==> build 97: inputs <==
==> flow/design.v <==
module pe_fc(
		input clk,
		input rst_n,
		input signed [7:0] data_i,
		input signed [7:0] weight_i,
		input signed [15:0] bias_i,
		input en,
		input bias_en,
		input flush,
		output reg signed [31:0] data_o
);
reg signed [15:0] mul;
reg signed [15:0] add;    
always @(posedge clk or negedge rst_n) begin
	if (!rst_n)
		mul <= 0;
	else 
		mul <= data_i * weight_i;
end
always @(*) begin
	if (en)
		add = mul;
	else if (bias_en)
		add = bias_i;
	else
		add = 0;
end
always @(posedge clk or negedge rst_n) begin
	if (!rst_n)
		data_o <= 0;
	else if (flush)
		data_o <= mul;
	else 
		data_o <= data_o + add;
end
endmodule
module fc_top(
	input wire clk,
	input wire rst_n,
	input wire valid_i,
	input wire [9*8-1:0] data_in,
	input wire [9*8-1:0] weight1,
	input wire [9*8-1:0] weight2,
	input wire [31:0] bias,
	output reg valid_o,
	output reg [7:0] data1_o,
	output reg [7:0] data2_o
);
parameter M0 = 4'd11;  
parameter n = 15;  
reg [9*8-1:0] weight1_inst;
reg [9*8-1:0] weight2_inst;
reg [32-1:0]  bias_inst;
wire signed [7:0] input_div [8:0];
wire signed [7:0] weight1_div [8:0];
wire signed [7:0] weight2_div [8:0];
wire signed [15:0] bias1;
wire signed [15:0] bias2;
reg       fc_en;
reg [3:0] cnt;
reg [5:0] num_cnt;
reg pe_en;
reg bias_en;
reg flush;
reg signed [7:0] pe_data;
reg signed [7:0] pe_weight1;
reg signed [7:0] pe_weight2;
wire signed [31:0] data_o_1,data_o_2;
reg signed [35:0] data_big_1, data_big_2;
genvar input_allo;
generate for (input_allo=0; input_allo<9; input_allo=input_allo+1)
	begin: INPUT_ALLOCATION
		assign input_div[input_allo] = data_in[(input_allo+1)*8 -1-:8];	
	end
endgenerate
genvar weight_allo;
generate for (weight_allo=0; weight_allo<9; weight_allo=weight_allo+1)
	begin: WEIGHT_ALLOCATION
		assign weight1_div[weight_allo] = weight1_inst[(weight_allo+1)*8 -1-:8];	
		assign weight2_div[weight_allo] = weight2_inst[(weight_allo+1)*8 -1-:8];	
	end
endgenerate
assign bias1 = bias_inst[15:0];
assign bias2 = bias_inst[31:16];
always @(posedge clk or negedge rst_n) begin
	if (!rst_n)
		weight1_inst <= 0;
	else if (valid_i)
		weight1_inst <= weight1;
end
always @(posedge clk or negedge rst_n) begin
	if (!rst_n)
		weight2_inst <= 0;
	else if (valid_i)
		weight2_inst <= weight2;
end
always @(posedge clk or negedge rst_n) begin
	if (!rst_n)
		bias_inst <= 0;
	else if (valid_i)
		bias_inst <= bias;
end
always @(posedge clk or negedge rst_n) begin
	if (!rst_n)
		fc_en <= 1'b0;
	else if (valid_i)
		fc_en <= 1'b1;
	else if (cnt == 4'd11)
		fc_en <= 1'b0;
end
always @(posedge clk or negedge rst_n) begin
	if (!rst_n)
		cnt <= 0;
	else if (cnt == 4'd12)
		cnt <= 0;
	else if (valid_i | fc_en)
		cnt <= cnt + 1'b1;
end
always @(posedge clk or negedge rst_n) begin
	if (!rst_n)
		num_cnt <= 0;
	else if (num_cnt == 6'd32 && valid_i)
		num_cnt <= 6'd1;
	else if (valid_i)
		num_cnt <= num_cnt + 1'b1;
end
always @(posedge clk or negedge rst_n) begin
	if (!rst_n)
		pe_en <= 1'b0;
	else if ((cnt>= 5'd1) && (cnt<= 5'd9))
		pe_en <= 1'b1;
	else 
		pe_en <= 1'b0;
end
always @(posedge clk or negedge rst_n) begin
	if (!rst_n)
		bias_en <= 1'b0;
	else if ((cnt== 5'd10) && (num_cnt == 6'd1))
		bias_en <= 1'b1;
	else 
		bias_en <= 1'b0;
end
always @(posedge clk or negedge rst_n) begin
	if (!rst_n)
		flush <= 1'b0;
	else if ((cnt== 5'd1) && (num_cnt == 6'd1))
		flush <= 1'b1;
	else 
		flush <= 1'b0;
end
always @(*) begin
	if ((cnt>= 5'd1) && (cnt<= 5'd9))
		pe_data = input_div[cnt-1];
	else
		pe_data = 0;
end
always @(*) begin
	if ((cnt>= 5'd1) && (cnt<= 5'd9))
		pe_weight1 = weight1_div[cnt-1];
	else
		pe_weight1 = 0;
end
always @(*) begin
	if ((cnt>= 5'd1) && (cnt<= 5'd9))
		pe_weight2 = weight2_div[cnt-1];
	else
		pe_weight2 = 0;
end
pe_fc u_pe_fc1(
	.clk(clk),
	.rst_n(rst_n),
	.data_i(pe_data),
	.weight_i(pe_weight1),
	.bias_i(bias1),
	.en(pe_en),
	.bias_en(bias_en),
	.flush(flush),
	.data_o(data_o_1)
);
pe_fc u_pe_fc2(
	.clk(clk),
	.rst_n(rst_n),
	.data_i(pe_data),
	.weight_i(pe_weight2),
	.bias_i(bias2),
	.en(pe_en),
	.bias_en(bias_en),
	.flush(flush),
	.data_o(data_o_2)
);
always @(posedge clk or negedge rst_n) begin
	if (!rst_n)
		data_big_1 <= 0;
	else
		data_big_1 <= data_o_1 * $signed({1'b0, M0});
end
always @(posedge clk or negedge rst_n) begin
	if (!rst_n)
		data_big_2 <= 0;
	else
		data_big_2 <= data_o_2 * $signed({1'b0, M0});
end
always@(posedge clk or negedge rst_n) begin  
	if(!rst_n)
		data1_o <= 0;
	else if((cnt== 5'd12) && (num_cnt == 6'd32)) begin
		if (data_big_1[35])
			data1_o <= (&data_big_1[35:22])?data_big_1[22:15]:8'h80;
		else 
			data1_o <= data_big_1[35:22]?8'h7f:data_big_1[22:15];
	end
end
always@(posedge clk or negedge rst_n) begin  
	if(!rst_n)
		data2_o <= 0;
	else if((cnt== 5'd12) && (num_cnt == 6'd32)) begin
		if (data_big_2[35])
			data2_o <= (&data_big_2[35:22])?data_big_2[22:15]:8'h80;
		else 
			data2_o <= data_big_2[35:22]?8'h7f:data_big_2[22:15];
	end
end
always@(posedge clk or negedge rst_n) begin
	if(!rst_n)
		valid_o <= 1'b0;
	else if (valid_o)
		valid_o <= 1'b0;
	else if ((cnt== 5'd12) && (num_cnt == 6'd32))
		valid_o <= 1'b1;
end
endmodule 
==> flow/run.sh <==
#!/bin/bash
# the make line also repeats each setting of config.mk as NAME=value (left out here)
make -C /OpenROAD-flow-scripts/flow DESIGN_CONFIG=/design/flow/config.mk WORK_HOME=/design/flow/orfs CLKGATE_MAP_FILE= finish
==> flow/config.mk <==
export PLATFORM = sky130hd
export DESIGN_NAME = fc_top
export DESIGN_NICKNAME = fc_top
export VERILOG_FILES = /design/flow/design.v
export SDC_FILE = /design/flow/constraint.sdc
export NUM_CORES = 4
export LEC_CHECK = 0
export CAP_MARGIN = 25
export CORE_ASPECT_RATIO = 1.56
export CORE_MARGIN = 2
export CORE_UTILIZATION = 26
export CTS_CLUSTER_DIAMETER = 61
export MAX_ROUTING_LAYER = met4
export PLACE_DENSITY = 0.66
export SETUP_SLACK_MARGIN = 1.8
export SLEW_MARGIN = 30
export TNS_END_PERCENT = 85
==> flow/constraint.sdc <==
create_clock -name core_clock -period 6.64 [get_ports {clk}]
set_input_delay 1.3280 -clock core_clock [delete_from_list [all_inputs] [get_ports {clk}]]
set_output_delay 1.3280 -clock core_clock [all_outputs]
set_load 0.01 [all_outputs]
==> trial 15 (differences from build 97) <==
==> flow/config.mk (replaced) <==
export PLATFORM = sky130hd
export DESIGN_NAME = fc_top
export DESIGN_NICKNAME = fc_top
export VERILOG_FILES = /design/flow/design.v
export SDC_FILE = /design/flow/constraint.sdc
export NUM_CORES = 4
export LEC_CHECK = 0
export CAP_MARGIN = 20
export CORE_MARGIN = 2
export CORE_UTILIZATION = 72
export CTS_CLUSTER_SIZE = 38
export SLEW_MARGIN = 20
==> flow/constraint.sdc (replaced) <==
create_clock -name core_clock -period 5.91 [get_ports {clk}]
set_input_delay 1.1820 -clock core_clock [delete_from_list [all_inputs] [get_ports {clk}]]
set_output_delay 1.1820 -clock core_clock [all_outputs]
set_load 0.01 [all_outputs]
==> build 59 (differences from build 97) <==
==> flow/config.mk (replaced) <==
export PLATFORM = sky130hd
export DESIGN_NAME = fc_top
export DESIGN_NICKNAME = fc_top
export VERILOG_FILES = /design/flow/design.v
export SDC_FILE = /design/flow/constraint.sdc
export NUM_CORES = 4
export LEC_CHECK = 0
export ABC_AREA = 1
export CAP_MARGIN = 25
export CORE_ASPECT_RATIO = 1.12
export CORE_MARGIN = 2
export CORE_UTILIZATION = 26
export CTS_CLUSTER_DIAMETER = 61
export GPL_TIMING_DRIVEN = 0
export MAX_ROUTING_LAYER = met4
export MIN_ROUTING_LAYER = met2
export PLACE_DENSITY = 0.66
export SETUP_SLACK_MARGIN = 0.54
export SLEW_MARGIN = 30
export TNS_END_PERCENT = 85
==> flow/constraint.sdc (replaced) <==
create_clock -name core_clock -period 13.3 [get_ports {clk}]
set_input_delay 2.6600 -clock core_clock [delete_from_list [all_inputs] [get_ports {clk}]]
set_output_delay 2.6600 -clock core_clock [all_outputs]
set_load 0.01 [all_outputs]
==> run notes <==
Results of an implementation run.

The run finished with no timing, DRC or antenna violations. In the finished layout, the clock tree contains a buffer count of 63. The floorplan row count is 134. The critical path launch point type is a flop.

The die is 370 um tall. The end of the worst hold path is valid_o$_DFF_PN0_. The detailed-route DRC error count is 0. The global-route wire length before repair is 177000 um.

The non-clock buffer instance count of the final layout is 377. The routed length per instance is 18.5 um. The number of placed instances, taps included, is 6255. The post-synthesis instance area is 31100 um2.

Among the non-sequential cells, simple AND/OR/NAND/NOR gates take the most area. The final hold slack is 0.427 ns. The average vias per placed instance is 6.54.

Per the gpl log, the routability congestion estimate is 1.03. For reference, the top cells by count after synthesis are 1358 x sky130_fd_sc_hd__nand2_1, 812 x sky130_fd_sc_hd__inv_1, 345 x sky130_fd_sc_hd__dfrtp_1, 344 x sky130_fd_sc_hd__nor2_1, 268 x sky130_fd_sc_hd__nand3_1. The number of inverters outside the clock class in the layout is 824. The endpoint class of the critical path is a flop.
The numbers above come from build 59.

==> run notes <==
Results of an implementation run.

The endpoint class of the critical path is a flop. The flow ran to the end and the layout has no timing, DRC or antenna violations. The tightest hold path in the finished design has a slack of 0.444 ns. The floorplan row count is 150. Yosys shows that the main logic family after synthesis is adder cells. The post-synthesis instance area is 28100 um2. In the routed design, unresolved DRC markers number 0. The non-clock buffer instance count of the final layout is 442. In the routed layout, each cell is associated on average with a via count of 4.69. The die is 415 um tall. The layout clock buffer count is 56.

The report lists the cells along the critical path as buf_4 -> nor3_1 -> xor2_1 -> a2bb2oi_4 -> clkbuf_16 -> a22oi_1 -> nand4_1 -> nand2_1 -> buf_6 -> or3_1 -> fa_2 -> inv_1 -> fa_1 -> inv_1 -> fa_1 -> inv_1 -> fa_1 -> ha_1 -> nor4b_1 -> nor3_1 -> o311ai_2. The synthesis run shows the most used standard cells to be 487 x sky130_fd_sc_hd__inv_1, 345 x sky130_fd_sc_hd__dfrtp_1, 258 x sky130_fd_sc_hd__ha_1, 187 x sky130_fd_sc_hd__mux2_2, 169 x sky130_fd_sc_hd__fa_1. The routed length per instance is 16.7 um. The first global-routing pass estimated 124000 um of wire. The worst setup path is launched from a flop. The global placer's final weighted congestion is 0.909. The number of instances in the placed design is 4645.
The numbers above come from build 97.

==> run notes <==
Notes on the physical design

The flow did not finish. It got as far as 5_1_grt and failed there. In the synthesized netlist, the cells that appear most often are 487 x sky130_fd_sc_hd__inv_1, 345 x sky130_fd_sc_hd__dfrtp_1, 258 x sky130_fd_sc_hd__ha_1, 187 x sky130_fd_sc_hd__mux2_2, 169 x sky130_fd_sc_hd__fa_1.

The core region is 38600 um2. The number of I/O pins is 268. Per Yosys stat, the portion of area used by sequential elements is 30.7%. The post-synthesis instance area is 28100 um2. Yosys shows that the main logic family after synthesis is adder cells. The y dimension of the die is 202 um. The fraction of synthesized area in multiplexers is 7.60%.

The floorplan row count is 72. The number of instances in the placed design is 3808. The number of clock sinks is 345.
The numbers above come from trial 15.



==> inputs of run G <==
RTL: the design.v shown in full above, as it stands there.
clock: 4.84 ns
lec_check: 0
abc_area: 0
cap_margin: 30
core_aspect_ratio: 1.81
core_margin: 2
core_utilization: 18
cts_cluster_size: 26
gpl_timing_driven: 1
max_routing_layer: met5
min_routing_layer: met1
place_density_lb_addon: 0.16
slew_margin: 35
run.sh (not shown) runs the stock make flow with config.mk's settings and CLKGATE_MAP_FILE=.
==> run B (differences from run G) <==
==> flow/config.mk (replaced) <==
export PLATFORM = sky130hd
export DESIGN_NAME = fc_top
export DESIGN_NICKNAME = fc_top
export VERILOG_FILES = /design/flow/design.v
export SDC_FILE = /design/flow/constraint.sdc
export NUM_CORES = 4
export LEC_CHECK = 0
export CAP_MARGIN = 20
export CORE_MARGIN = 2
export CORE_UTILIZATION = 60
export PLACE_DENSITY = 0.6
export SLEW_MARGIN = 20
==> flow/constraint.sdc (replaced) <==
create_clock -name core_clock -period 7.57 [get_ports {clk}]
set_input_delay 1.5140 -clock core_clock [delete_from_list [all_inputs] [get_ports {clk}]]
set_output_delay 1.5140 -clock core_clock [all_outputs]
set_load 0.01 [all_outputs]
==> results <==
Run G completed and failed the layout checks on setup timing. Run B went through all stages and came out clean.
In run B the setup slack is higher than in run G, by 1.8 ns.
In run G the maximum frequency is higher than in run B, by 16%.
Clock-buffer cell count: run G is higher than run B (5).
In run G the hold slack is worse than in run B, by 0.068 ns.
Against run G, the first-iteration DRC count of run B is higher by about 90%.


==> job 3038: inputs <==
// fc_top: RTL as listed in full above, without the edits since
clock: 6.42 ns
lec_check: 0
cap_margin: 20
core_margin: 2
core_utilization: 72
cts_cluster_size: 39
place_density_lb_addon: 0.28
setup_slack_margin: 0.11
slew_margin: 20
==> job 7938: changes against job 3038 <==
ABC_AREA = 1   (was unset)
CORE_ASPECT_RATIO = 0.5   (was unset)
CORE_UTILIZATION = 69   (was 72)
CTS_CLUSTER_DIAMETER = 354   (was unset)
CTS_CLUSTER_SIZE = 99   (was 39)
PLACE_DENSITY = 0.39   (was unset)
PLACE_DENSITY_LB_ADDON = unset   (was 0.28)
SETUP_SLACK_MARGIN = 0.86   (was 0.11)
TNS_END_PERCENT = 10   (was unset)
==> flow/constraint.sdc (replaced) <==
create_clock -name core_clock -period 2.95 [get_ports {clk}]
set_input_delay 0.5900 -clock core_clock [delete_from_list [all_inputs] [get_ports {clk}]]
set_output_delay 0.5900 -clock core_clock [all_outputs]
set_load 0.01 [all_outputs]
==> job 6573: changes against job 3038 <==
CORE_UTILIZATION = 61   (was 72)
CTS_CLUSTER_DIAMETER = 32   (was unset)
CTS_CLUSTER_SIZE = unset   (was 39)
PLACE_DENSITY_LB_ADDON = unset   (was 0.28)
SETUP_SLACK_MARGIN = 1.32   (was 0.11)
==> flow/constraint.sdc (replaced) <==
create_clock -name core_clock -period 6.53 [get_ports {clk}]
set_input_delay 1.3060 -clock core_clock [delete_from_list [all_inputs] [get_ports {clk}]]
set_output_delay 1.3060 -clock core_clock [all_outputs]
set_load 0.01 [all_outputs]
==> flow_summary_export.csv <==
group,metric,value,unit
final_timing,maxSlewHeadroom,29.2,%
setup_path,crit_fanout,5,
layout,regArea,0.00864,mm^2
run_status,status,"finished clean",
clock_tree,post-cts-setup-buffer-count,58,
layout,flop-count,345,
setup_path,path_delay_family,"adder cells",
layout,comb_area,0.0178,mm^2
-- figures above: job 6573

==> flow_summary_export.csv <==
group,metric,value,unit
clock_tree,clock-root-buffer,"clkbuf_16",
die,core_area,0.0441,mm^2
run_status,lastStage,"5_1_grt",
run_status,status,"aborted with a tool error",
logic_synthesis,syn_avg_cell_area,7.04,um^2
placed_design,place_congestion,1.07,
clock_tree,post-cts-setup-buffer-count,33,
clock_tree,ctsResizeCount,460,
clock_tree,cts-htree-levels,1,
logic_synthesis,area_leaders,"dfrtp_1 (28%), nand2_1 (16%), fa_1 (11%)",
-- figures above: job 7938

==> flow_summary_export.csv <==
group,metric,value,unit
layout,regArea,0.00864,mm^2
run_status,status,"complete, but fails checks",
clock_tree,post-cts-setup-buffer-count,6,
layout,flop-count,345,
run_status,so_faults,"setup timing",
final_timing,final-setup-viol-count,11,
final_timing,fin_ws,-642,ps
final_timing,maxSlewHeadroom,29.6,%
layout,comb_area,0.0179,mm^2
setup_path,crit_fanout,6,
-- figures above: job 3038

